Setup of build 31:
==> flow/design.v (excerpt) <==
module ARM(
	input clk, rst,
	output [32 - 1:0] imem_addr,
	input [32 - 1:0] imem_data,
	output [32 - 1:0] dmem_addr,
	output [32 - 1:0] dmem_wdata,
	output dmem_read,
	output dmem_write,
	input [32 - 1:0] dmem_rdata,
	input dmem_ready
);
Size: roughly 8,600 cells after synthesis, roughly 900 flip-flops, ~170 I/O pins.
export LEC_CHECK = 0
export ABC_AREA = 1
export CAP_MARGIN = 0
export CELL_PAD_IN_SITES_DETAIL_PLACEMENT = 1
export CELL_PAD_IN_SITES_GLOBAL_PLACEMENT = 1
export CORE_ASPECT_RATIO = 0.57
export CORE_MARGIN = 9
export CORE_UTILIZATION = 40
export CTS_CLUSTER_DIAMETER = 209
export GPL_ROUTABILITY_DRIVEN = 0
export GPL_TIMING_DRIVEN = 1
export MIN_ROUTING_LAYER = met2
export PLACE_DENSITY_LB_ADDON = 0.23
export SLEW_MARGIN = 30
export TNS_END_PERCENT = 95
create_clock -name core_clock -period 14.3 [get_ports {clk}]
run.sh (not shown) runs the stock make flow with config.mk's settings and CLKGATE_MAP_FILE=.
Stage in which a tool error killed build 31: 5_1_grt.
For build 34, these inputs were changed with respect to build 31:
==> flow/config.mk <==
export PLATFORM = sky130hd
export DESIGN_NAME = ARM
export DESIGN_NICKNAME = ARM
export VERILOG_FILES = /design/flow/design.v
export SDC_FILE = /design/flow/constraint.sdc
export NUM_CORES = 4
export LEC_CHECK = 0
export CAP_MARGIN = 20
export CORE_MARGIN = 2
export CORE_UTILIZATION = 40
export SLEW_MARGIN = 20
==> flow/constraint.sdc <==
create_clock -name core_clock -period 24.5 [get_ports {clk}]
set_input_delay 4.9000 -clock core_clock [delete_from_list [all_inputs] [get_ports {clk}]]
set_output_delay 4.9000 -clock core_clock [all_outputs]
set_load 0.01 [all_outputs]
Notes after the runs:
Build 34 ran to completion and came out clean on the timing, design-rule and antenna checks.
When build 34 is set beside build 31, its number of cells in Yosys stat turns out to be 17% smaller.
Build 34 vs. build 31: chip area estimate from yosys synthesis now sits lower; total of cells resized after clock tree synthesis now sits lower; number of placed cells counting well taps now sits lower.
When the final numbers for build 34 and build 31 were put side by side, the starting utilization of the core area turned out to be smaller in build 34.
From build 31 to build 34 the numbers moved as follows: fraction of synthesized cell area in xor and xnor cells picked up an extra 1.5 points; setup slack at placement picked up an extra 1720 ps.
Modified inputs, build 27 compared to build 34
diff --git a/flow/config.mk b/flow/config.mk
--- a/flow/config.mk
+++ b/flow/config.mk
@@ -7,5 +7,10 @@
 export LEC_CHECK = 0
+export ABC_AREA = 1
 export CAP_MARGIN = 20
+export CORE_ASPECT_RATIO = 0.53
 export CORE_MARGIN = 2
-export CORE_UTILIZATION = 40
+export CORE_UTILIZATION = 57
+export HOLD_SLACK_MARGIN = 0.28
+export SETUP_SLACK_MARGIN = 2.82
 export SLEW_MARGIN = 20
+export TNS_END_PERCENT = 5
==> flow/constraint.sdc <==
create_clock -name core_clock -period 11.0 [get_ports {clk}]
set_input_delay 2.2000 -clock core_clock [delete_from_list [all_inputs] [get_ports {clk}]]
set_output_delay 2.2000 -clock core_clock [all_outputs]
set_load 0.01 [all_outputs]
==> results <==
- Build 27 got as far as 5_1_grt, where a tool error ended the run.
- For number of clock sinks, build 34 and build 27 come out practically identical.
- Initial cell density of the core came out higher on build 27 than on build 34.
- Summary: with build 34 as the reference, area of the mapped netlist in build 27 moved up slightly.
- | chip footprint | build 27 vs build 34 | better |
- Diff build 34 -> build 27: worst slack after detailed placement -4040 ps; synthesized chip area reported by yosys picked up an extra 790 um2.

---

## xenon
ARM again, from the RTL that the note above started with.
clock: 12.6 ns
lec_check: 0
abc_area: 1
cap_margin: 20
cell_pad_in_sites_global_placement: 0
core_margin: 2
core_utilization: 57
cts_cluster_diameter: 51
place_density_lb_addon: 0.1
setup_slack_margin: 3.71
slew_margin: 20
tns_end_percent: 5
Status(xenon) = ERROR, stage = global routing (5_1_grt)
Modified inputs, willow compared to xenon
Settings: SETUP_SLACK_MARGIN changed from 3.71 to -0.52; CTS_CLUSTER_DIAMETER changed from 51 to 380; CTS_CLUSTER_SIZE newly set to 15; ABC_AREA removed (was 1); the clock period (ns, I/O delays scaled along) changed from 12.6 to 15.4.
## What came out
STATUS run=willow STAGES=ALL_DONE FINAL_CHECKS=FAILED CAUSE=negative setup slack. Diff xenon -> willow: initial core utilization about even, number of gates given a new drive strength after cts fell 576, post-synthesis compound-gate area fraction rose 9.0 points, number of buffers added by the clock tree synthesis step fell 30%, total standard cell area after synthesis fell about 1.3%. Diff xenon -> willow: number of setup buffers added after CTS lower, simple-gate share of the synthesized area lower. Row die area: willow lower / xenon higher. Lower post-place setup slack among willow and xenon: willow. For synthesized cell count, dividing the value from willow by the value from xenon gives 0.832.
### willow -> cedar
Settings: changing CTS_CLUSTER_SIZE from 15 to 31; removing PLACE_DENSITY_LB_ADDON (formerly 0.1); removing CTS_CLUSTER_DIAMETER (formerly 380); removing CELL_PAD_IN_SITES_GLOBAL_PLACEMENT (formerly 0); changing CORE_UTILIZATION from 57 to 72; removing TNS_END_PERCENT (formerly 5); removing SETUP_SLACK_MARGIN (formerly -0.52); changing the clock period (ns, I/O delays scaled along) from 15.4 to 13.9.
Findings:
Number of placed instances, taps included (cedar over willow): decrease, 4.3%. Lower vertical die dimension among willow and cedar: cedar. Diff willow..cedar | chip area from the yosys synthesis statistics | unchanged. When cedar is set beside willow, its die size turns out to be 21% smaller. Changes observed in cedar relative to willow: total placed instance area down about 1.1%; cell count listed in synth_stat.txt flat. Stage in which a tool error killed cedar: global routing (5_1_grt). The die boundary width of cedar is lower than that of willow.
--- input diff cedar..maple ---
Settings: setting TNS_END_PERCENT to 5 for the first time; changing CORE_UTILIZATION from 72 to 58; removing CTS_CLUSTER_SIZE (formerly 31); changing the clock period (ns, I/O delays scaled along) from 13.9 to 13.4.
## What came out
Every stage of maple finished as expected; the final checks, on the other hand, flagged negative setup slack, which means the layout fails. In the tables for cedar and maple, core region area reads lower with cedar. maple vs cedar, placed instance count went up by 479. Going from cedar to maple, the placement-stage cell area was found to have gone up by about 2.6%. maple vs. cedar: die size now larger; die height now larger; cell row count now larger; horizontal die size now larger. Lower final weighted congestion in routability-driven placement goes to maple over cedar.
